--- flow/config.mk ---
export PLATFORM = sky130hd
export DESIGN_NAME = Hq2x
export DESIGN_NICKNAME = Hq2x
export VERILOG_FILES = /design/flow/design.v
export SDC_FILE = /design/flow/constraint.sdc
export NUM_CORES = 4
export LEC_CHECK = 0
export CAP_MARGIN = 20
export CORE_MARGIN = 2
export CORE_UTILIZATION = 72
export CTS_CLUSTER_DIAMETER = 392
export CTS_CLUSTER_SIZE = 18
export PLACE_DENSITY_LB_ADDON = 0.0
export SETUP_SLACK_MARGIN = 1.25
export SLEW_MARGIN = 20
--- flow/run.sh ---
#!/bin/bash
# the make line also repeats each setting of config.mk as NAME=value (left out here)
make -C /OpenROAD-flow-scripts/flow DESIGN_CONFIG=/design/flow/config.mk WORK_HOME=/design/flow/orfs CLKGATE_MAP_FILE= finish
--- flow/design.v ---
module Hq2x #(parameter LENGTH = 16, parameter HALF_DEPTH = 1, parameter DWIDTH = HALF_DEPTH ? 11 : 23)
(
	input             clk,
	input             ce_in,
	input  [DWIDTH:0] inputpixel,
	input             mono,
	input             disable_hq2x,
	input             reset_frame,
	input             reset_line,
	input             ce_out,
	input       [1:0] read_y,
	input             hblank,
	output [DWIDTH:0] outpixel
);
localparam AWIDTH = $clog2(LENGTH)-1;
localparam DWIDTH1 = DWIDTH+1;
function [5:0] hq_table;
	input [7:0] idx;
begin
	case (idx)
		8'd0: hq_table = 6'd19;
		8'd1: hq_table = 6'd19;
		8'd2: hq_table = 6'd26;
		8'd3: hq_table = 6'd11;
		8'd4: hq_table = 6'd19;
		8'd5: hq_table = 6'd19;
		8'd6: hq_table = 6'd26;
		8'd7: hq_table = 6'd11;
		8'd8: hq_table = 6'd23;
		8'd9: hq_table = 6'd15;
		8'd10: hq_table = 6'd47;
		8'd11: hq_table = 6'd35;
		8'd12: hq_table = 6'd23;
		8'd13: hq_table = 6'd15;
		8'd14: hq_table = 6'd55;
		8'd15: hq_table = 6'd39;
		8'd16: hq_table = 6'd19;
		8'd17: hq_table = 6'd19;
		8'd18: hq_table = 6'd26;
		8'd19: hq_table = 6'd58;
		8'd20: hq_table = 6'd19;
		8'd21: hq_table = 6'd19;
		8'd22: hq_table = 6'd26;
		8'd23: hq_table = 6'd58;
		8'd24: hq_table = 6'd23;
		8'd25: hq_table = 6'd15;
		8'd26: hq_table = 6'd35;
		8'd27: hq_table = 6'd35;
		8'd28: hq_table = 6'd23;
		8'd29: hq_table = 6'd15;
		8'd30: hq_table = 6'd7;
		8'd31: hq_table = 6'd35;
		8'd32: hq_table = 6'd19;
		8'd33: hq_table = 6'd19;
		8'd34: hq_table = 6'd26;
		8'd35: hq_table = 6'd11;
		8'd36: hq_table = 6'd19;
		8'd37: hq_table = 6'd19;
		8'd38: hq_table = 6'd26;
		8'd39: hq_table = 6'd11;
		8'd40: hq_table = 6'd23;
		8'd41: hq_table = 6'd15;
		8'd42: hq_table = 6'd55;
		8'd43: hq_table = 6'd39;
		8'd44: hq_table = 6'd23;
		8'd45: hq_table = 6'd15;
		8'd46: hq_table = 6'd51;
		8'd47: hq_table = 6'd43;
		8'd48: hq_table = 6'd19;
		8'd49: hq_table = 6'd19;
		8'd50: hq_table = 6'd26;
		8'd51: hq_table = 6'd58;
		8'd52: hq_table = 6'd19;
		8'd53: hq_table = 6'd19;
		8'd54: hq_table = 6'd26;
		8'd55: hq_table = 6'd58;
		8'd56: hq_table = 6'd23;
		8'd57: hq_table = 6'd15;
		8'd58: hq_table = 6'd51;
		8'd59: hq_table = 6'd35;
		8'd60: hq_table = 6'd23;
		8'd61: hq_table = 6'd15;
		8'd62: hq_table = 6'd7;
		8'd63: hq_table = 6'd43;
		8'd64: hq_table = 6'd19;
		8'd65: hq_table = 6'd19;
		8'd66: hq_table = 6'd26;
		8'd67: hq_table = 6'd11;
		8'd68: hq_table = 6'd19;
		8'd69: hq_table = 6'd19;
		8'd70: hq_table = 6'd26;
		8'd71: hq_table = 6'd11;
		8'd72: hq_table = 6'd23;
		8'd73: hq_table = 6'd61;
		8'd74: hq_table = 6'd35;
		8'd75: hq_table = 6'd35;
		8'd76: hq_table = 6'd23;
		8'd77: hq_table = 6'd61;
		8'd78: hq_table = 6'd51;
		8'd79: hq_table = 6'd35;
		8'd80: hq_table = 6'd19;
		8'd81: hq_table = 6'd19;
		8'd82: hq_table = 6'd26;
		8'd83: hq_table = 6'd11;
		8'd84: hq_table = 6'd19;
		8'd85: hq_table = 6'd19;
		8'd86: hq_table = 6'd26;
		8'd87: hq_table = 6'd11;
		8'd88: hq_table = 6'd23;
		8'd89: hq_table = 6'd15;
		8'd90: hq_table = 6'd51;
		8'd91: hq_table = 6'd35;
		8'd92: hq_table = 6'd23;
		8'd93: hq_table = 6'd15;
		8'd94: hq_table = 6'd51;
		8'd95: hq_table = 6'd35;
		8'd96: hq_table = 6'd19;
		8'd97: hq_table = 6'd19;
		8'd98: hq_table = 6'd26;
		8'd99: hq_table = 6'd11;
		8'd100: hq_table = 6'd19;
		8'd101: hq_table = 6'd19;
		8'd102: hq_table = 6'd26;
		8'd103: hq_table = 6'd11;
		8'd104: hq_table = 6'd23;
		8'd105: hq_table = 6'd61;
		8'd106: hq_table = 6'd7;
		8'd107: hq_table = 6'd35;
		8'd108: hq_table = 6'd23;
		8'd109: hq_table = 6'd61;
		8'd110: hq_table = 6'd7;
		8'd111: hq_table = 6'd43;
		8'd112: hq_table = 6'd19;
		8'd113: hq_table = 6'd19;
		8'd114: hq_table = 6'd26;
		8'd115: hq_table = 6'd11;
		8'd116: hq_table = 6'd19;
		8'd117: hq_table = 6'd19;
		8'd118: hq_table = 6'd26;
		8'd119: hq_table = 6'd58;
		8'd120: hq_table = 6'd23;
		8'd121: hq_table = 6'd15;
		8'd122: hq_table = 6'd51;
		8'd123: hq_table = 6'd35;
		8'd124: hq_table = 6'd23;
		8'd125: hq_table = 6'd61;
		8'd126: hq_table = 6'd7;
		8'd127: hq_table = 6'd43;
		8'd128: hq_table = 6'd19;
		8'd129: hq_table = 6'd19;
		8'd130: hq_table = 6'd26;
		8'd131: hq_table = 6'd11;
		8'd132: hq_table = 6'd19;
		8'd133: hq_table = 6'd19;
		8'd134: hq_table = 6'd26;
		8'd135: hq_table = 6'd11;
		8'd136: hq_table = 6'd23;
		8'd137: hq_table = 6'd15;
		8'd138: hq_table = 6'd47;
		8'd139: hq_table = 6'd35;
		8'd140: hq_table = 6'd23;
		8'd141: hq_table = 6'd15;
		8'd142: hq_table = 6'd55;
		8'd143: hq_table = 6'd39;
		8'd144: hq_table = 6'd19;
		8'd145: hq_table = 6'd19;
		8'd146: hq_table = 6'd26;
		8'd147: hq_table = 6'd11;
		8'd148: hq_table = 6'd19;
		8'd149: hq_table = 6'd19;
		8'd150: hq_table = 6'd26;
		8'd151: hq_table = 6'd11;
		8'd152: hq_table = 6'd23;
		8'd153: hq_table = 6'd15;
		8'd154: hq_table = 6'd51;
		8'd155: hq_table = 6'd35;
		8'd156: hq_table = 6'd23;
		8'd157: hq_table = 6'd15;
		8'd158: hq_table = 6'd51;
		8'd159: hq_table = 6'd35;
		8'd160: hq_table = 6'd19;
		8'd161: hq_table = 6'd19;
		8'd162: hq_table = 6'd26;
		8'd163: hq_table = 6'd11;
		8'd164: hq_table = 6'd19;
		8'd165: hq_table = 6'd19;
		8'd166: hq_table = 6'd26;
		8'd167: hq_table = 6'd11;
		8'd168: hq_table = 6'd23;
		8'd169: hq_table = 6'd15;
		8'd170: hq_table = 6'd55;
		8'd171: hq_table = 6'd39;
		8'd172: hq_table = 6'd23;
		8'd173: hq_table = 6'd15;
		8'd174: hq_table = 6'd51;
		8'd175: hq_table = 6'd43;
		8'd176: hq_table = 6'd19;
		8'd177: hq_table = 6'd19;
		8'd178: hq_table = 6'd26;
		8'd179: hq_table = 6'd11;
		8'd180: hq_table = 6'd19;
		8'd181: hq_table = 6'd19;
		8'd182: hq_table = 6'd26;
		8'd183: hq_table = 6'd11;
		8'd184: hq_table = 6'd23;
		8'd185: hq_table = 6'd15;
		8'd186: hq_table = 6'd51;
		8'd187: hq_table = 6'd39;
		8'd188: hq_table = 6'd23;
		8'd189: hq_table = 6'd15;
		8'd190: hq_table = 6'd7;
		8'd191: hq_table = 6'd43;
		8'd192: hq_table = 6'd19;
		8'd193: hq_table = 6'd19;
		8'd194: hq_table = 6'd26;
		8'd195: hq_table = 6'd11;
		8'd196: hq_table = 6'd19;
		8'd197: hq_table = 6'd19;
		8'd198: hq_table = 6'd26;
		8'd199: hq_table = 6'd11;
		8'd200: hq_table = 6'd23;
		8'd201: hq_table = 6'd15;
		8'd202: hq_table = 6'd51;
		8'd203: hq_table = 6'd35;
		8'd204: hq_table = 6'd23;
		8'd205: hq_table = 6'd15;
		8'd206: hq_table = 6'd51;
		8'd207: hq_table = 6'd39;
		8'd208: hq_table = 6'd19;
		8'd209: hq_table = 6'd19;
		8'd210: hq_table = 6'd26;
		8'd211: hq_table = 6'd11;
		8'd212: hq_table = 6'd19;
		8'd213: hq_table = 6'd19;
		8'd214: hq_table = 6'd26;
		8'd215: hq_table = 6'd11;
		8'd216: hq_table = 6'd23;
		8'd217: hq_table = 6'd15;
		8'd218: hq_table = 6'd51;
		8'd219: hq_table = 6'd35;
		8'd220: hq_table = 6'd23;
		8'd221: hq_table = 6'd15;
		8'd222: hq_table = 6'd7;
		8'd223: hq_table = 6'd35;
		8'd224: hq_table = 6'd19;
		8'd225: hq_table = 6'd19;
		8'd226: hq_table = 6'd26;
		8'd227: hq_table = 6'd11;
		8'd228: hq_table = 6'd19;
		8'd229: hq_table = 6'd19;
		8'd230: hq_table = 6'd26;
		8'd231: hq_table = 6'd11;
		8'd232: hq_table = 6'd23;
		8'd233: hq_table = 6'd15;
		8'd234: hq_table = 6'd51;
		8'd235: hq_table = 6'd35;
		8'd236: hq_table = 6'd23;
		8'd237: hq_table = 6'd15;
		8'd238: hq_table = 6'd7;
		8'd239: hq_table = 6'd43;
		8'd240: hq_table = 6'd19;
		8'd241: hq_table = 6'd19;
		8'd242: hq_table = 6'd26;
		8'd243: hq_table = 6'd11;
		8'd244: hq_table = 6'd19;
		8'd245: hq_table = 6'd19;
		8'd246: hq_table = 6'd26;
		8'd247: hq_table = 6'd11;
		8'd248: hq_table = 6'd23;
		8'd249: hq_table = 6'd15;
		8'd250: hq_table = 6'd7;
		8'd251: hq_table = 6'd35;
		8'd252: hq_table = 6'd23;
		8'd253: hq_table = 6'd15;
		8'd254: hq_table = 6'd7;
		8'd255: hq_table = 6'd43;
		default: hq_table = 6'd0;
	endcase
end
endfunction
wire [5:0] hqrule = hq_table(nextpatt);
reg [23:0] Prev0, Prev1, Prev2, Curr0, Curr1, Curr2, Next0, Next1, Next2;
reg [23:0] A, B, D, F, G, H;
reg  [7:0] pattern, nextpatt;
reg  [1:0] cyc;
reg  curbuf;
reg  prevbuf;
wire iobuf = !curbuf;
wire diff0, diff1;
DiffCheck diffcheck0(Curr1, (cyc == 0) ? Prev0 : (cyc == 1) ? Curr0 : (cyc == 2) ? Prev2 : Next1, diff0);
DiffCheck diffcheck1(Curr1, (cyc == 0) ? Prev1 : (cyc == 1) ? Next0 : (cyc == 2) ? Curr2 : Next2, diff1);
wire [7:0] new_pattern = {diff1, diff0, pattern[7:2]};
wire [23:0] X = (cyc == 0) ? A : (cyc == 1) ? Prev1 : (cyc == 2) ? Next1 : G;
wire [23:0] blend_result_pre;
Blend blender(clk, ce_in, disable_hq2x ? 6'd0 : hqrule, Curr0, X, B, D, F, H, blend_result_pre);
wire [DWIDTH:0] Curr20tmp;
wire     [23:0] Curr20 = HALF_DEPTH ? h2rgb(Curr20tmp) : Curr20tmp;
wire [DWIDTH:0] Curr21tmp;
wire     [23:0] Curr21 = HALF_DEPTH ? h2rgb(Curr21tmp) : Curr21tmp;
reg  [AWIDTH:0] wrin_addr2;
reg  [DWIDTH:0] wrpix;
reg             wrin_en;
function [23:0] h2rgb;
	input [11:0] v;
begin
	h2rgb = mono ? {v[7:0], v[7:0], v[7:0]} : {v[11:8],v[11:8],v[7:4],v[7:4],v[3:0],v[3:0]};
end
endfunction
function [11:0] rgb2h;
	input [23:0] v;
begin
	rgb2h = mono ? {4'b0000, v[23:20], v[19:16]} : {v[23:20], v[15:12], v[7:4]};
end
endfunction
hq2x_in #(.LENGTH(LENGTH), .DWIDTH(DWIDTH)) hq2x_in
(
	.clk(clk),
	.rdaddr(offs),
	.rdbuf0(prevbuf),
	.rdbuf1(curbuf),
	.q0(Curr20tmp),
	.q1(Curr21tmp),
	.wraddr(wrin_addr2),
	.wrbuf(iobuf),
	.data(wrpix),
	.wren(wrin_en)
);
reg     [AWIDTH+1:0] read_x;
reg     [AWIDTH+1:0] wrout_addr; 
reg                  wrout_en;
reg  [DWIDTH1*4-1:0] wrdata, wrdata_pre;
wire [DWIDTH1*4-1:0] outpixel_x4;
reg  [DWIDTH1*2-1:0] outpixel_x2;
assign outpixel = read_x[0] ? outpixel_x2[DWIDTH1*2-1:DWIDTH1] : outpixel_x2[DWIDTH:0];
hq2x_buf #(.NUMWORDS(LENGTH*2), .AWIDTH(AWIDTH+1), .DWIDTH(DWIDTH1*4-1)) hq2x_out
(
	.clock(clk),
	.rdaddress({read_x[AWIDTH+1:1],read_y[1]}),
	.q(outpixel_x4),
	.data(wrdata),
	.wraddress(wrout_addr),
	.wren(wrout_en)
);
always @(posedge clk) begin
	if(ce_out) begin
		if(read_x[0]) outpixel_x2 <= read_y[0] ? outpixel_x4[DWIDTH1*4-1:DWIDTH1*2] : outpixel_x4[DWIDTH1*2-1:0];
		if(~hblank & ~&read_x) read_x <= read_x + 1'd1;
		if(hblank) read_x <= 0;
	end
end
wire [DWIDTH:0] blend_result = HALF_DEPTH ? rgb2h(blend_result_pre) : blend_result_pre[DWIDTH:0];
reg [AWIDTH:0] offs;
reg old_reset_line;
reg old_reset_frame;
reg [3:0] wrdata_finished;
reg [AWIDTH+1:0] waddr;
always @(posedge clk) begin
	wrout_en <= 0;
	wrin_en  <= 0;
	if(ce_in) begin
		case(cyc)
			0: wrdata[DWIDTH:0]                   <= blend_result;
			1: wrdata[DWIDTH1+DWIDTH:DWIDTH1]     <= blend_result;
			2: wrdata[DWIDTH1*3+DWIDTH:DWIDTH1*3] <= blend_result;
			3: wrdata[DWIDTH1*2+DWIDTH:DWIDTH1*2] <= blend_result;
		endcase
		wrdata_finished <= wrdata_finished << 1;
		if(wrdata_finished[3]) begin
			wrout_en <= 1;
			wrout_addr <= waddr;
		end
		if(~&offs) begin
			if (cyc == 1) begin
				Prev2 <= Curr20;
				Curr2 <= Curr21;
				Next2 <= HALF_DEPTH ? h2rgb(inputpixel) : inputpixel;
				wrpix <= inputpixel;
				wrin_addr2 <= offs;
				wrin_en <= 1;
			end
			if(cyc==3) begin
				offs <= offs + 1'd1;
				waddr <= {offs, curbuf};
				wrdata_finished[0] <= 1;
			end
		end
		pattern <= new_pattern;
		if(cyc==3) begin
			nextpatt <= {new_pattern[7:6], new_pattern[3], new_pattern[5], new_pattern[2], new_pattern[4], new_pattern[1:0]};
			{A, G} <= {Prev0, Next0};
			{B, F, H, D} <= {Prev1, Curr2, Next1, Curr0};
			{Prev0, Prev1} <= {Prev1, Prev2};
			{Curr0, Curr1} <= {Curr1, Curr2};
			{Next0, Next1} <= {Next1, Next2};
		end else begin
			nextpatt <= {nextpatt[5], nextpatt[3], nextpatt[0], nextpatt[6], nextpatt[1], nextpatt[7], nextpatt[4], nextpatt[2]};
			{B, F, H, D} <= {F, H, D, B};
		end
		cyc <= cyc + 1'b1;
		if(old_reset_line && ~reset_line) begin
			old_reset_frame <= reset_frame;
			offs <= 0;
			cyc <= 0;
			curbuf <= ~curbuf;
			prevbuf <= curbuf;
			{Prev0, Prev1, Prev2, Curr0, Curr1, Curr2, Next0, Next1, Next2} <= '0;
			if(old_reset_frame & ~reset_frame) begin
				curbuf <= 0;
				prevbuf <= 0;
			end
		end
		old_reset_line  <= reset_line;
	end
end
endmodule
module hq2x_in #(parameter LENGTH = 16, parameter DWIDTH = 11, parameter AWIDTH = $clog2(LENGTH)-1)
(
	input            clk,
	input [AWIDTH:0] rdaddr,
	input            rdbuf0, rdbuf1,
	output[DWIDTH:0] q0,q1,
	input [AWIDTH:0] wraddr,
	input            wrbuf,
	input [DWIDTH:0] data,
	input            wren
);
wire  [DWIDTH:0] out0, out1;
assign q0 = rdbuf0 ? out1 : out0;
assign q1 = rdbuf1 ? out1 : out0;
hq2x_buf #(.NUMWORDS(LENGTH), .AWIDTH(AWIDTH), .DWIDTH(DWIDTH)) buf0(clk,data,rdaddr,wraddr,wren && (wrbuf == 0),out0);
hq2x_buf #(.NUMWORDS(LENGTH), .AWIDTH(AWIDTH), .DWIDTH(DWIDTH)) buf1(clk,data,rdaddr,wraddr,wren && (wrbuf == 1),out1);
endmodule
module hq2x_buf #(parameter NUMWORDS = 16, parameter AWIDTH = 3, parameter DWIDTH = 11)
(
	input                 clock,
	input      [DWIDTH:0] data,
	input      [AWIDTH:0] rdaddress,
	input      [AWIDTH:0] wraddress,
	input                 wren,
	output reg [DWIDTH:0] q
);
reg [DWIDTH:0] ram[0:NUMWORDS-1];
always_ff@(posedge clock) begin
	if(wren) ram[wraddress] <= data;
	q <= ram[rdaddress];
end
endmodule
module DiffCheck
(
	input [23:0] rgb1,
	input [23:0] rgb2,
	output       result
);
	wire [7:0] r = rgb1[7:1]   - rgb2[7:1];
	wire [7:0] g = rgb1[15:9]  - rgb2[15:9];
	wire [7:0] b = rgb1[23:17] - rgb2[23:17];
	wire [8:0] t = $signed(r) + $signed(b);
	wire [9:0] y = $signed(t) + $signed({g[7], g});
	wire [8:0] u = $signed(r) - $signed(b);
	wire [9:0] v = $signed({g, 1'b0}) - $signed(t);
	wire y_inside = (y < 10'h60 || y >= 10'h3a0);
	wire u_inside = (!u[8:4] || &u[8:4]);  
	wire v_inside = (v < 10'h18 || v >= 10'h3e8);
	assign result = !(y_inside && u_inside && v_inside);
endmodule
module Blend
(
	input         clk,
	input         clk_en,
	input   [5:0] rule,
	input  [23:0] E,
	input  [23:0] A,
	input  [23:0] B,
	input  [23:0] D,
	input  [23:0] F,
	input  [23:0] H,
	output reg [23:0] Result
);
	localparam BLEND1 = 7'b110_10_00;  
	localparam BLEND2 = 7'b100_10_10;  
	localparam BLEND3 = 7'b101_10_01;  
	localparam BLEND4 = 7'b110_01_01;  
	localparam BLEND5 = 7'b010_11_11;  
	localparam BLEND6 = 7'b111_00_00;  
	reg [23:0] a,b,d,e,h,f;
	reg  [3:0] bl_rule;
	reg  [1:0] df_rule;
	always @(posedge clk) if (clk_en) begin
		{bl_rule,df_rule} <= rule;
		a <= A; b <= B; d <= D; e <= E; f <= F; h <= H;
	end
	wire is_diff;
	DiffCheck diff_checker(df_rule[1] ? b : h, df_rule[0] ? d : f, is_diff);
	reg [23:0] i10,i20,i30;
	reg  [6:0] op0;
	always @(posedge clk) if (clk_en) begin
		i10 <= e;
		case({!is_diff, bl_rule})
		1,11,12,13,17: {op0, i20, i30} <= {BLEND1, a, 24'd0};
		      2,14,18: {op0, i20, i30} <= {BLEND1, d, 24'd0};
		      3,15,19: {op0, i20, i30} <= {BLEND1, b, 24'd0};
			4,20,24,27: {op0, i20, i30} <= {BLEND2, d, b};
			      5,21: {op0, i20, i30} <= {BLEND2, a, b};
			      6,22: {op0, i20, i30} <= {BLEND2, a, d};
		        25,29: {op0, i20, i30} <= {BLEND5, d, b};
			        26: {op0, i20, i30} <= {BLEND6, d, b};
			        28: {op0, i20, i30} <= {BLEND4, d, b};
			        30: {op0, i20, i30} <= {BLEND3, b, d};
			        31: {op0, i20, i30} <= {BLEND3, d, b};
		      default: {op0, i20, i30} <= {BLEND1, e, 24'd0}; 
		endcase
	end
	reg [23:0] i1,i2,i3;
	reg  [6:0] op;
	always @(posedge clk) if (clk_en) begin
		op <= op0; i1 <= i10; i2 <= i20; i3 <= i30;
	end
	function  [34:0] mul24x3;
		input  [23:0] op1;
		input   [2:0] op2;
	begin
		mul24x3 = 0;
		if(op2[0]) mul24x3 = mul24x3 + {op1[23:16], 4'b0000, op1[15:8], 4'b0000, op1[7:0]};
		if(op2[1]) mul24x3 = mul24x3 + {op1[23:16], 4'b0000, op1[15:8], 4'b0000, op1[7:0], 1'b0};
		if(op2[2]) mul24x3 = mul24x3 + {op1[23:16], 4'b0000, op1[15:8], 4'b0000, op1[7:0], 2'b00};
	end
	endfunction
	wire [35:0] res = {mul24x3(i1, op[6:4]), 1'b0} + mul24x3(i2, {op[3:2], !op[3:2]}) + mul24x3(i3, {op[1:0], !op[3:2]});
	always @(posedge clk) if (clk_en) Result <= {res[35:28],res[23:16],res[11:4]};
endmodule
--- flow/constraint.sdc ---
create_clock -name core_clock -period 4.38 [get_ports {clk}]
set_input_delay 0.8760 -clock core_clock [delete_from_list [all_inputs] [get_ports {clk}]]
set_output_delay 0.8760 -clock core_clock [all_outputs]
set_load 0.01 [all_outputs]
==> impl_metrics.toml, run 1 <==
# physical design summary
[run_status]
status = "failed layout checks"
so.violations = "negative setup slack"

[drt]
via_per_inst = 7.152
routed_wl_um = 353100
drt_iter0_drc = 12143
antenna_left = 0
firstDrtPassIters = 8
route.detailed.drc = 0
routedWlPerCell_um = 34.88
dr_total_vias = 72394

[yosys]
synth_top_flop_cell = "edfxtp_1"
synth.most_common_cell = "edfxtp_1"
synthArstFlopShare = 0
netlist_area_mm2 = 0.1219
synth_top_area_share = 0.6723
ys_warn_count = 4
netlist-cell-type-count = 78
netlist_instances = 6951
top_logic_kind = "multiplexers"
aoi_share = 0.04901
ys_ff = 2803
yosys_area_mm2 = 0.1219
synth_seq_share = 0.6844
ys_cells = 6951
common_cells = "edfxtp_1 (2729), mux4_2 (600), ha_1 (343), a21oi_1 (316), nor2_1 (315)"
top_area_cell = "edfxtp_1"
ys_sh_simple = 0.03985
syn_area_per_cell_um2 = 17.54
ys_sh_adder = 0.04572
topCellsByArea = "edfxtp_1 (67%), mux4_2 (11%), ha_1 (3.5%)"
synthMuxAreaShare = 0.1478
synthesis.nets = 7380
edf_count = 2729
xor_share = 0.01459

[critical_path]
cp-end-kind = "flop"
critPathMaxFanout = 8
cp-start-kind = "flop"
crit_arrival_ns = 6.75
path_buffers = 5
crit_path_frequent_cell = "ha_4"
rr_startpoint = "blender.df_rule[1]"
cp-endpoint = "blender.i20[20]"
cp_slowest_cell = "a41oi_1"
worst_r2r_path_depth = 25
cp_num_cells = 25
path_class = "flop to flop"
worst-r2r-setup-slack_ns = -1.83
required_ns = 4.92
critPathMaxStageDelay_ns = 0.63
path_delay_family = "AND-OR/OR-AND gates"
setup.worst_path.start = "blender.df_rule[1]"
timing.rr.end = "blender.i20[20]"

[job]
max_cap_viol_count = 0
warnings = 88

[final_layout]
seqCellArea_mm2 = 0.08343
nets = 8208
area_delta_synth_final_pct = 14.95
mi_logic_area_mm2 = 0.03925
final_util = 0.8305
nFillCells = 7423

[timing]
skew_ns = 0.04671
slew_violations = 0
finalClockPeriodUsage = 1.418
fin_crit_ns = 6.210
finalHoldViolCount = 0
timing.fmax_ghz = 0.1610
rsz0062_at_grt = "yes"
setup_slack_ns = -1.830
finalSetupViolCount = 75
relSlewSlack = 0.1877
tightest_slew_ns = 1.218
holdWs_ns = 0.4089

[clocking]
cts-root-buf = "clkbuf_16"
htreeDepth = 4
cts_made_buffers = 173
worstSkewPairLatency_ns = 0.86
clockBufferDepth = 3
clk_pin_slew_ns = 0.10
clock_sinks = 2803
cts_tree = "done"

[power_and_ir_drop]
p_seq_mw = 31.8
p_comb_mw = 23.5
power.internal_mw = 49.87
pwr-share-seq = 0.443
ir_drop_mv = 1.489
pwr-share-clk = 0.229
p_leak_nw = 49.04
share_comb_of_total_power = 0.328
p_per_area_mw_per_mm2 = 512.2
finalPower_mw = 71.77
p_clk_mw = 16.5
switching_power_mw = 21.90
swShare = 0.3052
top_power_group = "registers"

[hold_path]
min_path_type = "flop to flop"
min_to = "blender.i3[11]"
hold_depth = 0
hp-start = "blender.i30[11]"

[place]
gp_congestion = 0.9025
hpwl_um = 187900
port_buffers = 33

[global_routing]
grt_pass1_vias = 71575
grt_pass1_wl_um = 494200
grt_use_total = 0.4004
grt_overflow = 0
grt_max_degree = 179
antenna_found_initial = 8

[floorplan]
ioPinCount = 34
die_w_um = 415.5
core_area_mm2 = 0.1687
initCoreUtil = 0.7225
dieArea_mm2 = 0.1726
fp.dieH_um = 415.5
rows = 151
per-stage QoR:
step / worst slack, ns / area [µm²] / cells / TNS (ns)
global placement: -1.675 / 131200 / 9667 / -96.13
global route: -1.975 / 140100 / 10119 / -121.39
detailed placement: -1.746 / 131200 / 9668 / -107.14
CTS: -1.502 / 138100 / 10048 / -98.40
finish: -1.830 / 140100 / 10122 / -108.91
floorplan: -1.144 / 122700 / 6951 / -70.82
metal layers:
metal,part of all wire,global-route usage,wire (µm)
met1,0.33,0.5465,118100
met4,0.057,0.1690,20230
met2,0.48,0.6479,171000
met3,0.12,0.07353,43670
met5,0.00021,0,75
repair_timing:
action | in CTS | in global routing
hold buffers | 0 | 0
resized | 245 | 254
pin swaps | 129 | 164
gates cloned | 8 | 0
setup buffers | 75 | 57
setup endpoints to repair | 87 | 76
cell type report:
class / instances / share of cell area
Antenna cell: 3 / 0.00005358
Clock buffer: 285 / 0.03405
Timing Repair Buffer: 977 / 0.06175
Tap cell: 2218 / 0.01981
Sequential cell: 2803 / 0.5954
Multi-Input combinational cell: 3548 / 0.2801
Clock inverter: 12 / 0.001366
Inverter: 276 / 0.007447
==> run 2: changes to the inputs <==
Settings changed: ABC_AREA set to 1, CORE_UTILIZATION 72 to 71, CTS_CLUSTER_DIAMETER 392 to not set, CTS_CLUSTER_SIZE 18 to not set, PLACE_DENSITY_LB_ADDON 0.0 to not set, SETUP_SLACK_MARGIN 1.25 to 0.42.
Clock period 4.38 ns to 4.78 ns, I/O delays scaled along.
==> run 2 against run 1 <==
Effect of this change: the layout still fails its checks (negative setup slack); register-to-register slack better by 1.0 ns; sequential power down 8.8%; first-iteration DRC count up 16%; clock-buffer cell count up 83; sequential share of layout area down 2.6 points; combinational power up 5%; flip-flop count unchanged; largest cell class unchanged; largest power group unchanged.
==> impl_metrics.toml, run 2 <==
# physical design summary
[run_status]
status = "failed layout checks"
so.violations = "negative setup slack"

[yosys]
netlist_area_mm2 = 0.1238
ys_cells = 10383
synth_top_area_share = 0.6621
synthesis.nets = 10812
ys_ff = 2803
top_area_cell = "edfxtp_1"
yosys_area_mm2 = 0.1238
ys_sh_simple = 0.09947
synthMuxAreaShare = 0.01109
topCellsByArea = "edfxtp_1 (66%), o21ai_0 (5.8%), nor2_1 (4.7%)"
top_logic_kind = "AND-OR/OR-AND gates"
netlist_instances = 10383
xor_share = 0.01054
aoi_share = 0.1198
synth_top_flop_cell = "edfxtp_1"
synth.most_common_cell = "edfxtp_1"
common_cells = "edfxtp_1 (2729), nor2_1 (1553), o21ai_0 (1427), nand2_1 (1097), inv_1 (729)"
syn_area_per_cell_um2 = 11.92
edf_count = 2729
synthArstFlopShare = 0
ys_sh_adder = 0.04503
ys_warn_count = 4
netlist-cell-type-count = 58
synth_seq_share = 0.6741

[hold_path]
min_path_type = "flop to flop"
hold_depth = 0
hp-start = "Prev0[0]"
min_to = "A[0]"

[clocking]
clock_sinks = 2803
htreeDepth = 5
cts_tree = "done"
cts_made_buffers = 286
cts-root-buf = "clkbuf_16"
clk_pin_slew_ns = 0.06
clockBufferDepth = 4
worstSkewPairLatency_ns = 0.96

[timing]
tightest_slew_ns = 1.270
finalHoldViolCount = 0
finalSetupViolCount = 73
relSlewSlack = 0.1505
holdWs_ns = 0.3575
slew_violations = 0
fin_crit_ns = 5.599
setup_slack_ns = -0.8191
finalClockPeriodUsage = 1.171
timing.fmax_ghz = 0.1786
fin_tns_setup_ns = -45.64
rsz0062_at_grt = "yes"
skew_ns = 0.1003

[power_and_ir_drop]
p_comb_mw = 24.6
switching_power_mw = 23.73
pwr-share-clk = 0.287
swShare = 0.3156
p_clk_mw = 21.6
p_seq_mw = 29.0
p_leak_nw = 54.30
pwr-share-seq = 0.386
ir_drop_mv = 1.545
share_comb_of_total_power = 0.327
top_power_group = "registers"
p_per_area_mw_per_mm2 = 513.1
power.internal_mw = 51.46

[critical_path]
setup.worst_path.start = "blender.op[3]"
cp-start-kind = "flop"
worst_r2r_path_depth = 36
rr_startpoint = "blender.op[3]"
path_buffers = 6
crit_path_frequent_cell = "nand2_1"
timing.rr.end = "blender.Result[17]"
cp_slowest_cell = "fa_1"
required_ns = 5.42
path_class = "flop to flop"
path_delay_family = "simple AND/OR/NAND/NOR gates"
critPathMaxStageDelay_ns = 0.55
worst-r2r-setup-slack_ns = -0.82
cp-endpoint = "blender.Result[17]"
cp_num_cells = 36
critPathMaxFanout = 5
cp-end-kind = "flop"
crit_arrival_ns = 6.24

[final_layout]
mi_logic_area_mm2 = 0.03932
nets = 11548
nFillCells = 8490
seqCellArea_mm2 = 0.08343
area_delta_synth_final_pct = 18.40

[floorplan]
dieArea_mm2 = 0.1777
ioPinCount = 34
initCoreUtil = 0.7136
fp.dieH_um = 421.5
rows = 153
die_w_um = 421.5
core_area_mm2 = 0.1734

[place]
hpwl_um = 209300
port_buffers = 33
gp_congestion = 0.9357

[drt]
antenna_left = 0
via_per_inst = 6.669
firstDrtPassIters = 7
routedWlPerCell_um = 26.71
drt_iter0_drc = 14133
routed_wl_um = 364700
route.detailed.drc = 0
dr_total_vias = 91055

[global_routing]
grt_use_total = 0.3986
grt_pass1_vias = 89017
grt_max_degree = 199
grt_pass1_wl_um = 531200
antenna_found_initial = 12
grt_overflow = 0

[job]
warnings = 110
max_cap_viol_count = 0
[run 2: layout make-up]
type / instances / share of cell area
sequential: 2803 / 0.5693
multi-input combinational: 6274 / 0.2683
inverter: 747 / 0.01960
antenna: 4 / 0.00006831
clock buffer: 368 / 0.05333
clock inverter: 125 / 0.007317
timing repair buffer: 1007 / 0.06215
tap: 2325 / 0.01985
[run 2: metal layers]
metal	GRT usage	vias to the layer above	routed length (µm)
met2	0.6166	7018	167200
met3	0.08202	1467	48660
met1	0.5416	43577	127000
met5	0	-	46
li1	-	38987	-
met4	0.2088	6	21760
[run 2: what timing repair did]
item                       in CTS  in global routing
pin swaps                     221                189
setup endpoints to repair      75                 75
hold buffers                    0                  0
resized                       462                340
cloned                         13                  3
setup buffers                  67                 35
[run 2: per-stage QoR]
step	setup WS (ns)	power [mW]	area, µm²	std cells	utilization
floorplan	-0.5214	41.29	124600	10383	-
global placement	-1.142	48.64	132800	13026	0.7659
detailed placement	-0.9983	49.17	132900	13029	0.7663
CTS	-0.6079	72.91	144500	13602	0.8330
global route	-1.124	78.15	146500	13650	0.8448
finish	-0.8191	75.19	146500	13653	0.8449
==> run 3: changes to the inputs <==
Settings changed: ABC_AREA 1 to not set, CAP_MARGIN 20 to 40, CORE_UTILIZATION 71 to 72, PLACE_DENSITY set to 0.35, SETUP_SLACK_MARGIN 0.42 to 1.27.
Clock period 4.78 ns to 4.76 ns, I/O delays scaled along.
==> run 3 against run 2 <==
Effect of this change: sequential share of layout area increased by 0.72 points; register-to-register slack worse by 1.1 ns; via count shrank 13%; routed wire length up 16%; the layout fails its checks (max-capacitance violations, max-slew violations, negative setup slack); critical path type unchanged; highest routed layer unchanged; maximum frequency down 17%; synthesized area is 1.5% lower; worst setup slack lost 1.1 ns.
==> impl_metrics.toml, run 3 <==
# physical design summary
[final_layout]
area_delta_synth_final_pct = 18.71
nets = 8330
mi_logic_area_mm2 = 0.03922
seqCellArea_mm2 = 0.08343
nFillCells = 6589
fin_area_mm2 = 0.1447

[hold_path]
min_path_type = "flop to flop"
hp-start = "blender.i20[6]"
hold_depth = 0
min_to = "blender.i2[6]"

[power_and_ir_drop]
swShare = 0.3171
ir_drop_mv = 1.601
p_leak_nw = 51.25
share_comb_of_total_power = 0.309
p_per_area_mw_per_mm2 = 522.1
power.internal_mw = 51.59
pwr-share-seq = 0.386
p_seq_mw = 29.2
p_clk_mw = 23.0
p_comb_mw = 23.4
top_power_group = "registers"
switching_power_mw = 23.96
pwr-share-clk = 0.304

[drt]
drt_iter0_drc = 15586
routedWlPerCell_um = 40.89
firstDrtPassIters = 15
routed_wl_um = 423300
dr_total_vias = 79284
antenna_left = 0
via_per_inst = 7.659
route.detailed.drc = 0

[yosys]
top_area_cell = "edfxtp_1"
ys_warn_count = 4
ys_sh_adder = 0.04572
netlist_area_mm2 = 0.1219
xor_share = 0.01459
synthArstFlopShare = 0
ys_sh_simple = 0.03985
syn_area_per_cell_um2 = 17.54
yosys_area_mm2 = 0.1219
ys_cells = 6951
top_logic_kind = "multiplexers"
synth.most_common_cell = "edfxtp_1"
ys_ff = 2803
netlist_instances = 6951
common_cells = "edfxtp_1 (2729), mux4_2 (600), ha_1 (343), a21oi_1 (316), nor2_1 (315)"
synth_top_flop_cell = "edfxtp_1"
synthMuxAreaShare = 0.1478
netlist-cell-type-count = 78
synth_seq_share = 0.6844
aoi_share = 0.04901
edf_count = 2729
synth_top_area_share = 0.6723
synthesis.nets = 7380
topCellsByArea = "edfxtp_1 (67%), mux4_2 (11%), ha_1 (3.5%)"

[timing]
finalClockPeriodUsage = 1.413
tightest_slew_ns = 1.565
skew_ns = 0.06948
rsz0062_at_grt = "yes"
timing.fmax_ghz = 0.1487
relSlewSlack = -0.04705
slew_violations = 4
setup_slack_ns = -1.964
fin_crit_ns = 6.724
finalHoldViolCount = 0
finalSetupViolCount = 75

[global_routing]
antenna_found_initial = 44
grt_use_total = 0.4558
grt_pass1_wl_um = 551100
grt_pass1_vias = 76035
grt_overflow = 0
grt_max_degree = 186

[place]
placed_area_mm2 = 0.1316
gp_congestion = 0.9136
hpwl_um = 193500
dp_slack_ns = -1.401
port_buffers = 33

[run_status]
status = "failed layout checks"
so.violations = "max-capacitance violations, max-slew violations, negative setup slack"

[clocking]
clock_sinks = 2803
worstSkewPairLatency_ns = 0.98
postCtsHoldBufs = 0
cts-root-buf = "clkbuf_16"
cts_tree = "done"
clk_pin_slew_ns = 0.07
clockBufferDepth = 4
cts_made_buffers = 284
htreeDepth = 5

[floorplan]
rows = 151
die_w_um = 415.5
dieArea_mm2 = 0.1726
initCoreUtil = 0.7225
core_area_mm2 = 0.1687
ioPinCount = 34
fp.dieH_um = 415.5

[critical_path]
rr_startpoint = "cyc[0]"
cp_num_cells = 27
timing.rr.end = "nextpatt[7]"
critPathMaxStageDelay_ns = 0.68
critPathMaxFanout = 8
crit_arrival_ns = 7.40
worst_r2r_path_depth = 27
cp-start-kind = "flop"
path_class = "flop to flop"
path_buffers = 6
path_delay_family = "AND-OR/OR-AND gates"
required_ns = 5.44
cp-endpoint = "nextpatt[7]"
worst-r2r-setup-slack_ns = -1.96
setup.worst_path.start = "cyc[0]"
cp-end-kind = "flop"
cp_slowest_cell = "a21oi_2"

[job]
warnings = 83
max_cap_viol_count = 1
==> run 3: what timing repair did <==
action | in CTS | in global routing
cloned | 4 | 1
setup buffers | 66 | 37
pin swaps | 81 | 156
endpoints found under the setup margin | 87 | 81
resized | 173 | 332
==> run 3: layout make-up <==
| type | instances | share of cell area |
|---|---|---|
| clock buffer | 362 | 0.05305 |
| timing repair buffer | 988 | 0.06432 |
| sequential | 2803 | 0.5765 |
| inverter | 276 | 0.007228 |
| clock inverter | 128 | 0.008154 |
| multi-input combinational | 3548 | 0.2710 |
| tap | 2218 | 0.01918 |
| antenna | 29 | 0.0005015 |
==> run 3: layer usage <==
| layer | track usage | vias to the layer above | routed length (µm) |
|---|---|---|---|
| met2 | 0.7116 | 9083 | 192100 |
| met4 | 0.3002 | 38 | 43210 |
| met3 | 0.1078 | 2789 | 61980 |
| li1 | - | 29282 | - |
| met5 | 0.003612 | - | 414 |
| met1 | 0.5808 | 38092 | 125600 |
==> run 3: through the flow <==
stage                     total power, mW  std cells  hold slack, ns  setup TNS, ns    util
final                               75.55      10352          0.4122         -96.02  0.8577
after global routing                76.99      10328          0.3901        -104.07  0.8573
after CTS                           70.90      10225          0.4102         -74.37  0.8409
after detailed placement            47.01       9665          0.4045         -78.19  0.7797
after global placement              46.33       9641          0.4015         -68.89  0.7771
after floorplan                     40.37       6951          0.4003         -43.08       -
==> run 4: changes to the inputs <==
Settings changed: CTS_CLUSTER_SIZE set to 17, PLACE_DENSITY 0.35 to not set, PLACE_DENSITY_LB_ADDON set to 0.0, SETUP_SLACK_MARGIN 1.27 to -0.31.
Clock period 4.76 ns to 4.49 ns, I/O delays scaled along.
==> run 4 against run 3 <==
Effect of this change: the layout fails its checks (negative setup slack); flip-flop count unchanged; final cell count about the same; synthesized cell count unchanged; routed wire length decreased by 2.0%; non-clock buffer count increased by 2; clock-buffer cell count decreased by 12; first-iteration DRC count decreased by 5.8%.
==> impl_metrics.toml, run 4 <==
# physical design summary
[yosys]
synth_top_area_share = 0.6723
synth_seq_share = 0.6844
netlist_instances = 6951
ys_ff = 2803
common_cells = "edfxtp_1 (2729), mux4_2 (600), ha_1 (343), a21oi_1 (316), nor2_1 (315)"
synthesis.nets = 7380
netlist-cell-type-count = 78
syn_area_per_cell_um2 = 17.54
aoi_share = 0.04901
netlist_area_mm2 = 0.1219
yosys_area_mm2 = 0.1219
xor_share = 0.01459
top_logic_kind = "multiplexers"
synthMuxAreaShare = 0.1478
ys_sh_simple = 0.03985
ys_warn_count = 4
ys_sh_adder = 0.04572
ys_cells = 6951
synth_top_flop_cell = "edfxtp_1"
top_area_cell = "edfxtp_1"
synth.most_common_cell = "edfxtp_1"
topCellsByArea = "edfxtp_1 (67%), mux4_2 (11%), ha_1 (3.5%)"
edf_count = 2729
synthArstFlopShare = 0

[critical_path]
setup.worst_path.start = "blender.df_rule[1]"
rr_startpoint = "blender.df_rule[1]"
critPathMaxFanout = 12
path_class = "flop to flop"
crit_arrival_ns = 7.15
path_buffers = 9
cp-start-kind = "flop"
critPathMaxStageDelay_ns = 0.49
cp-end-kind = "flop"
worst-r2r-setup-slack_ns = -1.91
cp_num_cells = 28
required_ns = 5.24
timing.rr.end = "blender.i30[16]"
cp_slowest_cell = "or4b_4"
path_delay_family = "AND-OR/OR-AND gates"
cp-endpoint = "blender.i30[16]"
worst_r2r_path_depth = 28

[final_layout]
area_delta_synth_final_pct = 18.65
nets = 8335
nFillCells = 6567

[clocking]
worstSkewPairLatency_ns = 1.00
clk_pin_slew_ns = 0.08
cts_made_buffers = 287
cts_tree = "done"
clock_sinks = 2803
clockBufferDepth = 4
htreeDepth = 5
cts-root-buf = "clkbuf_16"

[hold_path]
min_to = "wrdata_finished[0]"
hold_depth = 1
min_path_type = "primary input to flop"
hp-start = "ce_in"

[power_and_ir_drop]
p_comb_mw = 23.3
finalPower_mw = 78.66
top_power_group = "registers"
ir_drop_mv = 1.631
pwr-share-clk = 0.311
p_seq_mw = 30.9
pwr-share-seq = 0.393
p_per_area_mw_per_mm2 = 543.9
share_comb_of_total_power = 0.297
swShare = 0.3096
switching_power_mw = 24.35
p_leak_nw = 51.17
p_clk_mw = 24.4
power.internal_mw = 54.30

[global_routing]
grt_max_degree = 199
antenna_found_initial = 31
grt_pass1_wl_um = 536100
grt_overflow = 0
grt_use_total = 0.4403
grt_pass1_vias = 75825

[job]
max_cap_viol_count = 0
warnings = 85

[drt]
route.detailed.drc = 0
firstDrtPassIters = 10
routed_wl_um = 414700
via_per_inst = 7.575
drt_iter0_drc = 14682
routedWlPerCell_um = 40.07
dr_total_vias = 78409
antenna_left = 0

[place]
port_buffers = 33
gp_congestion = 0.8847
hpwl_um = 191100

[floorplan]
die_w_um = 415.5
core_area_mm2 = 0.1687
ioPinCount = 34
initCoreUtil = 0.7225
fp.dieH_um = 415.5
dieArea_mm2 = 0.1726
rows = 151

[timing]
tightest_slew_ns = 1.192
fin_tns_setup_ns = -119.30
rsz0062_at_grt = "yes"
fin_crit_ns = 6.399
holdWs_ns = 0.3472
slew_violations = 0
finalSetupViolCount = 75
finalHoldViolCount = 0
finalClockPeriodUsage = 1.425
timing.fmax_ghz = 0.1563
skew_ns = 0.09127
relSlewSlack = 0.2053
setup_slack_ns = -1.909

[run_status]
status = "failed layout checks"
so.violations = "negative setup slack"
[run 4: metrics by stage]
stage                     utilization  instances  worst slack (ns)  area [µm²]
after global placement         0.7773       9645            -1.281      131100
after floorplan                     -       6951            -1.034      122600
final                          0.8572      10351            -1.909      144600
after global routing           0.8569      10328            -2.254      144600
after CTS                      0.8437      10231            -1.365      142300
after detailed placement       0.7800       9675            -1.428      131600
[run 4: area by class of cell]
class	instances	area [µm²]	share of cell area
Timing Repair Buffer	990	9200	0.06361
Tap cell	2218	2775	0.01919
Clock inverter	141	1311	0.009066
Inverter	276	1041	0.007198
Multi-Input combinational cell	3548	39180	0.2709
Clock buffer	350	7625	0.05272
Sequential cell	2803	83430	0.5769
Antenna cell	25	62.56	0.0004326
[run 4: metal layers]
metal,up-vias,track usage,wire (µm)
li1,29292,-,-
met1,37792,0.5602,123000
met2,8752,0.6973,191000
met3,2549,0.1086,59350
met4,24,0.2628,41120
met5,-,0,241
[run 4: what timing repair did]
item,CTS,global route
buffers inserted,72,43
hold buffers,0,0
pin swaps,136,143
setup endpoints to repair,75,75
hold endpoints to repair,0,0
gates cloned,2,4
resized,257,228
==> run 5: changes to the inputs <==
Settings changed: ABC_AREA set to 1, CAP_MARGIN 40 to 20, CORE_ASPECT_RATIO set to 1.32, CTS_CLUSTER_DIAMETER set to 399, CTS_CLUSTER_SIZE 17 to 10, PLACE_DENSITY set to 0.35, PLACE_DENSITY_LB_ADDON 0.0 to not set, SETUP_SLACK_MARGIN -0.31 to not set, TNS_END_PERCENT set to 5.
Clock period 4.49 ns to 4.01 ns, I/O delays scaled along.
==> run 5 against run 4 <==
Effect of this change: still fails the layout checks on negative setup slack; critical path type unchanged; non-clock buffer count grew 127; power is 13% higher; utilization shrank 0.43 points; synthesized area up 1.5%; first-iteration DRC count is 4.3% higher; flip-flop count unchanged; final area grew 0.53%; via count increased by 20%.
==> impl_metrics.toml, run 5 <==
# physical design summary
[clocking]
cts-root-buf = "clkbuf_16"
worstSkewPairLatency_ns = 0.98
htreeDepth = 5
clockBufferDepth = 4
cts_tree = "done"
clk_pin_slew_ns = 0.06
cts_made_buffers = 330
clock_sinks = 2803

[critical_path]
rr_startpoint = "blender.op[3]"
path_delay_family = "adder cells"
setup.worst_path.start = "blender.op[3]"
path_buffers = 6
worst-r2r-setup-slack_ns = -1.69
critPathMaxFanout = 9
cp-endpoint = "blender.Result[22]"
path_class = "flop to flop"
cp-start-kind = "flop"
crit_arrival_ns = 6.48
required_ns = 4.79
worst_r2r_path_depth = 32
cp-end-kind = "flop"
critPathMaxStageDelay_ns = 0.57
cp_slowest_cell = "fa_1"
timing.rr.end = "blender.Result[22]"
cp_num_cells = 32
crit_path_frequent_cell = "nand2_1"

[place]
port_buffers = 33
hpwl_um = 226100
gp_congestion = 0.9773

[power_and_ir_drop]
p_comb_mw = 27.7
p_leak_nw = 54.23
share_comb_of_total_power = 0.312
switching_power_mw = 27.79
p_per_area_mw_per_mm2 = 609.3
pwr-share-clk = 0.297
p_clk_mw = 26.3
power.internal_mw = 60.79
top_power_group = "registers"
p_seq_mw = 34.6
swShare = 0.3137
ir_drop_mv = 1.634
pwr-share-seq = 0.391

[timing]
fin_crit_ns = 5.695
finalSetupViolCount = 75
slew_violations = 0
fin_tns_setup_ns = -102.62
timing.fmax_ghz = 0.1756
tightest_slew_ns = 1.153
relSlewSlack = 0.2262
finalHoldViolCount = 0
finalClockPeriodUsage = 1.420
rsz0062_at_grt = "yes"
skew_ns = 0.09137
setup_slack_ns = -1.685

[yosys]
netlist_area_mm2 = 0.1238
topCellsByArea = "edfxtp_1 (66%), o21ai_0 (5.8%), nor2_1 (4.7%)"
ys_ff = 2803
syn_area_per_cell_um2 = 11.92
yosys_area_mm2 = 0.1238
common_cells = "edfxtp_1 (2729), nor2_1 (1553), o21ai_0 (1427), nand2_1 (1097), inv_1 (729)"
xor_share = 0.01054
top_logic_kind = "AND-OR/OR-AND gates"
synthMuxAreaShare = 0.01109
ys_sh_simple = 0.09947
ys_warn_count = 4
synth_top_area_share = 0.6621
aoi_share = 0.1198
top_area_cell = "edfxtp_1"
synthesis.nets = 10812
synthArstFlopShare = 0
netlist_instances = 10383
synth.most_common_cell = "edfxtp_1"
ys_sh_adder = 0.04503
edf_count = 2729
synth_top_flop_cell = "edfxtp_1"
synth_seq_share = 0.6741
ys_cells = 10383
netlist-cell-type-count = 58

[hold_path]
min_path_type = "primary input to flop"
hp-start = "ce_in"
hold_depth = 1
min_to = "old_reset_line"

[global_routing]
grt_use_total = 0.4410
antenna_found_initial = 14
grt_pass1_vias = 93792
grt_overflow = 0
grt_pass1_wl_um = 567600
grt_max_degree = 196

[run_status]
status = "failed layout checks"
so.violations = "negative setup slack"

[final_layout]
nFillCells = 7608
area_delta_synth_final_pct = 17.47
nets = 11703
final_util = 0.8529

[drt]
routed_wl_um = 391500
routedWlPerCell_um = 28.51
via_per_inst = 6.824
dr_total_vias = 93714
drt_iter0_drc = 15306
firstDrtPassIters = 14
antenna_left = 0
route.detailed.drc = 0

[job]
max_cap_viol_count = 0
warnings = 114

[floorplan]
core_area_mm2 = 0.1705
initCoreUtil = 0.7260
dieArea_mm2 = 0.1753
die_w_um = 364.9
ioPinCount = 34
fp.dieH_um = 480.3
rows = 174
## run 5: what timing repair did
item | in CTS | in global routing
cloned | 7 | 1
pin swaps | 91 | 111
resized | 250 | 219
setup buffers | 37 | 20
hold buffers | 0 | 0
endpoints found under the setup margin | 75 | 75
hold endpoints to repair | 0 | 0
## run 5: stage by stage
stage | instance area [µm²] | instances | hold slack (ns) | setup slack (ns) | total power [mW]
final | 145400 | 13734 | 0.2381 | -1.685 | 88.58
after global routing | 145400 | 13729 | 0.2160 | -1.952 | 92.11
after CTS | 144200 | 13700 | 0.2079 | -1.502 | 86.20
after detailed placement | 133700 | 13159 | 0.4045 | -2.151 | 58.79
after global placement | 133700 | 13157 | 0.4013 | -2.351 | 58.02
after floorplan | 124000 | 10383 | 0.4003 | -1.309 | 48.61
## run 5: final cells by class
| type | count | area (µm²) | share of cell area |
|---|---|---|---|
| Sequential cell | 2803 | 83430 | 0.5738 |
| Multi-Input combinational cell | 6275 | 37560 | 0.2583 |
| Timing Repair Buffer | 1117 | 9649 | 0.06637 |
| Inverter | 747 | 2850 | 0.01960 |
| Tap cell | 2288 | 2863 | 0.01969 |
| Clock inverter | 12 | 120.1 | 0.0008262 |
| Antenna cell | 7 | 17.52 | 0.0001205 |
| Clock buffer | 485 | 8904 | 0.06124 |
## run 5: routing by layer
metal / vias up / global-route usage / wire, µm
li1: 39251 / - / -
met1: 43956 / 0.4838 / 113900
met2: 8113 / 0.7142 / 185500
met3: 2382 / 0.1047 / 47990
met4: 12 / 0.3961 / 44060
met5: - / 0 / 104
==> run 6: changes to the inputs <==
Settings changed: ABC_AREA 1 to not set, CELL_PAD_IN_SITES_DETAIL_PLACEMENT set to 2, CELL_PAD_IN_SITES_GLOBAL_PLACEMENT set to 2, CORE_ASPECT_RATIO 1.32 to not set, CORE_UTILIZATION 72 to 37, CTS_CLUSTER_DIAMETER 399 to 223, CTS_CLUSTER_SIZE 10 to not set, MAX_ROUTING_LAYER set to met4, MIN_ROUTING_LAYER set to met2, PLACE_DENSITY 0.35 to not set, SETUP_SLACK_MARGIN set to 0.48, TNS_END_PERCENT 5 to 10.
Clock period 4.01 ns to 8.0 ns, I/O delays scaled along.
==> run 6 against run 5 <==
Effect of this change: non-clock buffer count shrank 932; sequential share of layout area up 2.7 points; worst setup slack better by 2.6 ns; global-route usage decreased by 10 points; clock skew rose by 0.0090 ns; now clean on timing, DRC and antenna; critical path depth down 9; combinational power shrank 67%; maximum frequency fell by 20%; synthesized area decreased by 1.5%; critical path type unchanged; flip-flop count stayed put.
==> impl_metrics.toml, run 6 <==
# physical design summary
[yosys]
synthMuxAreaShare = 0.1478
yosys_area_mm2 = 0.1219
syn_area_per_cell_um2 = 17.54
netlist_instances = 6951
synth_top_flop_cell = "edfxtp_1"
ys_sh_adder = 0.04572
synthesis.nets = 7380
netlist_area_mm2 = 0.1219
xor_share = 0.01459
synth_top_area_share = 0.6723
ys_ff = 2803
synthArstFlopShare = 0
top_area_cell = "edfxtp_1"
top_logic_kind = "multiplexers"
ys_sh_simple = 0.03985
synth_seq_share = 0.6844
aoi_share = 0.04901
synth.most_common_cell = "edfxtp_1"
ys_cells = 6951
topCellsByArea = "edfxtp_1 (67%), mux4_2 (11%), ha_1 (3.5%)"
ys_warn_count = 4
common_cells = "edfxtp_1 (2729), mux4_2 (600), ha_1 (343), a21oi_1 (316), nor2_1 (315)"
edf_count = 2729
netlist-cell-type-count = 78

[power_and_ir_drop]
ir_drop_mv = 0.4251
top_power_group = "registers"
switching_power_mw = 12.42
share_comb_of_total_power = 0.218
power.internal_mw = 29.04
pwr-share-seq = 0.422
swShare = 0.2995
p_leak_nw = 47.12
p_seq_mw = 17.5
p_clk_mw = 14.9
pwr-share-clk = 0.360
p_comb_mw = 9.02
p_per_area_mw_per_mm2 = 298.7

[final_layout]
seqCellArea_mm2 = 0.08343
nets = 7558
mi_logic_area_mm2 = 0.03669
area_delta_synth_final_pct = 13.86
nFillCells = 30745

[timing]
fin_crit_ns = 7.098
fin_tns_setup_ns = 0
timing.fmax_ghz = 0.1409
setup_slack_ns = 0.9024
skew_ns = 0.1004
tightest_slew_ns = 1.192
finalSetupViolCount = 0
holdWs_ns = 0.4175
finalClockPeriodUsage = 0.8872
rsz0062_at_grt = "yes"
relSlewSlack = 0.2034
finalHoldViolCount = 0
slew_violations = 0

[drt]
drt_iter0_drc = 11793
routedWlPerCell_um = 31.57
firstDrtPassIters = 9
dr_total_vias = 84775
via_per_inst = 7.220
antenna_left = 0
routed_wl_um = 370600
route.detailed.drc = 0

[global_routing]
grt_pass1_wl_um = 530300
antenna_found_initial = 0
grt_pass1_vias = 103498
grt_use_total = 0.3410
grt_max_degree = 145
grt_overflow = 0

[clocking]
worstSkewPairLatency_ns = 0.99
clk_pin_slew_ns = 0.07
clockBufferDepth = 4
cts_tree = "done"
clock_sinks = 2803
postCtsHoldBufs = 0
cts-root-buf = "clkbuf_16"
cts_made_buffers = 315
htreeDepth = 5

[floorplan]
core_area_mm2 = 0.3277
initCoreUtil = 0.3720
fp.dieH_um = 578.0
ioPinCount = 34
die_w_um = 578.0
dieArea_mm2 = 0.3341
rows = 210

[critical_path]
crit_path_frequent_cell = "a21oi_1"
required_ns = 8.64
setup.worst_path.start = "cyc[1]"
cp-endpoint = "nextpatt[7]"
cp-start-kind = "flop"
rr_startpoint = "cyc[1]"
worst_r2r_path_depth = 23
crit_path_cell_trace = "inv_1, ha_4, buf_4, a21oi_1, o21ai_0, ha_1, inv_1, fa_1, a21o_1, a21oi_1, xnor2_1, ha_1, a21oi_1, xnor2_1, inv_1, ha_1, a2111oi_0, o21ai_0, a21oi_1, or4b_2, and3_1, a211oi_1, a31oi_1"
crit_arrival_ns = 7.74
cp_num_cells = 23
path_buffers = 4
timing.rr.end = "nextpatt[7]"
path_class = "flop to flop"
critPathMaxStageDelay_ns = 0.72
path_delay_family = "AND-OR/OR-AND gates"
cp-end-kind = "flop"
worst-r2r-setup-slack_ns = 0.90
cp_slowest_cell = "a2111oi_0"
critPathMaxFanout = 43

[hold_path]
hold_depth = 0
min_to = "blender.i1[18]"
hp-start = "blender.i10[18]"
min_path_type = "flop to flop"

[job]
warnings = 85
max_cap_viol_count = 0

[place]
gp_congestion = 0.8771
hpwl_um = 223500
dp_slack_ns = 0.7559
port_buffers = 33

[run_status]
status = "timing/DRC/antenna clean"
run 6: final cells by class:
| class | instances | share of cell area |
|---|---|---|
| flip-flops and latches | 2803 | 0.6011 |
| multi-input cells | 3548 | 0.2644 |
| clock buffers | 427 | 0.06330 |
| well taps | 4346 | 0.03918 |
| repair buffers | 185 | 0.01299 |
| clock inverters | 148 | 0.01142 |
| inverters | 276 | 0.007465 |
| diodes | 8 | 0.0001442 |
run 6: timing repair:
action                                  4_1_cts  5_1_grt
setup buffers                                 0        5
endpoints found under the setup margin        0       53
hold endpoints to repair                      0        0
gates resized                                 0        3
run 6: through the flow:
stage          power, mW  std cells  utilization  cell area (µm²)
3_5_place_dp       26.62      11135       0.3907           128000
2_1_floorplan      23.66       6951            -           121900
5_1_grt            43.19      11733       0.4235           138800
6_report           41.45      11741       0.4236           138800
4_1_cts            41.36      11710       0.4224           138400
3_3_place_gp       26.23      11134       0.3906           128000
run 6: per-layer routing:
layer,global-route usage,share of wire,up-vias
li1,-,-,27601
met1,-,0,28575
met2,0.3902,0.52,27144
met3,0.4514,0.44,1455
met4,0.04700,0.044,0
met5,-,0,-
==> run 7: changes to the inputs <==
Settings changed: CELL_PAD_IN_SITES_DETAIL_PLACEMENT 2 to not set, CELL_PAD_IN_SITES_GLOBAL_PLACEMENT 2 to not set, CORE_UTILIZATION 37 to 65, CTS_CLUSTER_DIAMETER 223 to not set, MAX_ROUTING_LAYER met4 to not set, MIN_ROUTING_LAYER met2 to not set, SETUP_SLACK_MARGIN 0.48 to 1.25, TNS_END_PERCENT 10 to not set.
Clock period 8.0 ns to 4.78 ns, I/O delays scaled along.
==> run 7 against run 6 <==
Effect of this change: the layout now fails its checks (negative setup slack); combinational power grew 120%; clock power increased by 45%; maximum frequency up 19%; sequential share of layout area decreased by 1.8 points; non-clock buffer count is 716 higher; via count decreased by 19%.
==> impl_metrics.toml, run 7 <==
# physical design summary
[run_status]
status = "failed layout checks"
so.violations = "negative setup slack"

[yosys]
ys_ff = 2803
ys_sh_simple = 0.03985
top_logic_kind = "multiplexers"
synthesis.nets = 7380
topCellsByArea = "edfxtp_1 (67%), mux4_2 (11%), ha_1 (3.5%)"
synth_top_area_share = 0.6723
synthMuxAreaShare = 0.1478
common_cells = "edfxtp_1 (2729), mux4_2 (600), ha_1 (343), a21oi_1 (316), nor2_1 (315)"
xor_share = 0.01459
ys_warn_count = 4
syn_area_per_cell_um2 = 17.54
synthArstFlopShare = 0
edf_count = 2729
yosys_area_mm2 = 0.1219
ys_cells = 6951
synth_top_flop_cell = "edfxtp_1"
synth_seq_share = 0.6844
aoi_share = 0.04901
top_area_cell = "edfxtp_1"
netlist-cell-type-count = 78
netlist_instances = 6951
synth.most_common_cell = "edfxtp_1"
ys_sh_adder = 0.04572
netlist_area_mm2 = 0.1219

[critical_path]
critPathMaxFanout = 7
critPathMaxStageDelay_ns = 0.54
timing.rr.end = "blender.i30[15]"
path_delay_family = "AND-OR/OR-AND gates"
cp-start-kind = "flop"
path_buffers = 8
cp_slowest_cell = "or4b_4"
crit_arrival_ns = 6.72
required_ns = 5.52
cp_num_cells = 28
cp-endpoint = "blender.i30[15]"
worst-r2r-setup-slack_ns = -1.20
setup.worst_path.start = "blender.df_rule[0]"
worst_r2r_path_depth = 28
path_class = "flop to flop"
rr_startpoint = "blender.df_rule[0]"
cp-end-kind = "flop"

[floorplan]
dieArea_mm2 = 0.1910
die_w_um = 437.1
initCoreUtil = 0.6560
fp.dieH_um = 437.1
rows = 158
ioPinCount = 34
core_area_mm2 = 0.1858

[clocking]
htreeDepth = 5
clk_pin_slew_ns = 0.06
clockBufferDepth = 4
cts_tree = "done"
worstSkewPairLatency_ns = 0.93
clock_sinks = 2803
cts-root-buf = "clkbuf_16"
cts_made_buffers = 293

[job]
max_cap_viol_count = 0
warnings = 85

[power_and_ir_drop]
p_clk_mw = 21.6
p_comb_mw = 19.8
power.internal_mw = 50.50
pwr-share-seq = 0.413
pwr-share-clk = 0.306
share_comb_of_total_power = 0.281
p_seq_mw = 29.1
swShare = 0.2845
finalPower_mw = 70.59
p_leak_nw = 50.55
ir_drop_mv = 1.414
p_per_area_mw_per_mm2 = 492.9
top_power_group = "registers"
switching_power_mw = 20.08

[global_routing]
grt_overflow = 0
grt_pass1_wl_um = 452700
grt_use_total = 0.3263
grt_max_degree = 168
grt_pass1_vias = 67957
antenna_found_initial = 14

[place]
hpwl_um = 182900
port_buffers = 33
dp_slack_ns = -1.192
gp_congestion = 0.8855

[drt]
routed_wl_um = 311100
dr_total_vias = 68335
drt_iter0_drc = 8767
route.detailed.drc = 0
via_per_inst = 6.501
routedWlPerCell_um = 29.60
antenna_left = 0
firstDrtPassIters = 8

[timing]
rsz0062_at_grt = "yes"
setup_slack_ns = -1.201
timing.fmax_ghz = 0.1672
slew_violations = 0
finalHoldViolCount = 0
fin_tns_setup_ns = -78.40
relSlewSlack = 0.2482
finalClockPeriodUsage = 1.251
tightest_slew_ns = 1.128
finalSetupViolCount = 75
skew_ns = 0.05630
fin_crit_ns = 5.981

[final_layout]
nets = 8252
nFillCells = 10212
area_delta_synth_final_pct = 17.47
final_util = 0.7706

[hold_path]
min_to = "blender.i1[14]"
hp-start = "blender.i10[14]"
hold_depth = 0
min_path_type = "flop to flop"
-- run 7: through the flow --
step           instance area, µm²  std cells  hold slack [ns]
6_report                   143200      10511           0.4003
5_1_grt                    143200      10509           0.3848
4_1_cts                    141600      10462           0.3778
3_5_place_dp               131400       9898           0.4045
3_3_place_gp               131400       9896           0.4008
2_1_floorplan              122700       6951           0.4003
-- run 7: cell type report --
cell class | instances | area [µm²] | area share
clock buffer | 374 | 7911 | 0.05525
sequential | 2803 | 83430 | 0.5826
clock inverter | 127 | 1040 | 0.007261
inverter | 276 | 1039 | 0.007253
timing repair buffer | 901 | 8059 | 0.05628
tap | 2480 | 3103 | 0.02167
antenna | 2 | 5.005 | 0.00003495
multi-input combinational | 3548 | 38610 | 0.2696
-- run 7: repair_timing --
action,in CTS,in global routing
cloned,7,5
setup endpoints to repair,87,77
buffers inserted,56,36
pin swaps,86,103
hold buffers,0,0
gates resized,146,226
-- run 7: per-layer routing --
metal,vias to the layer above,global-route usage,routed length [µm]
li1,29119,-,-
met2,3692,0.5046,146800
met4,6,0.09016,9678
met1,34898,0.4929,124700
met5,-,0,41
met3,620,0.05138,29960
Power is estimated from default activity; no workload was simulated.
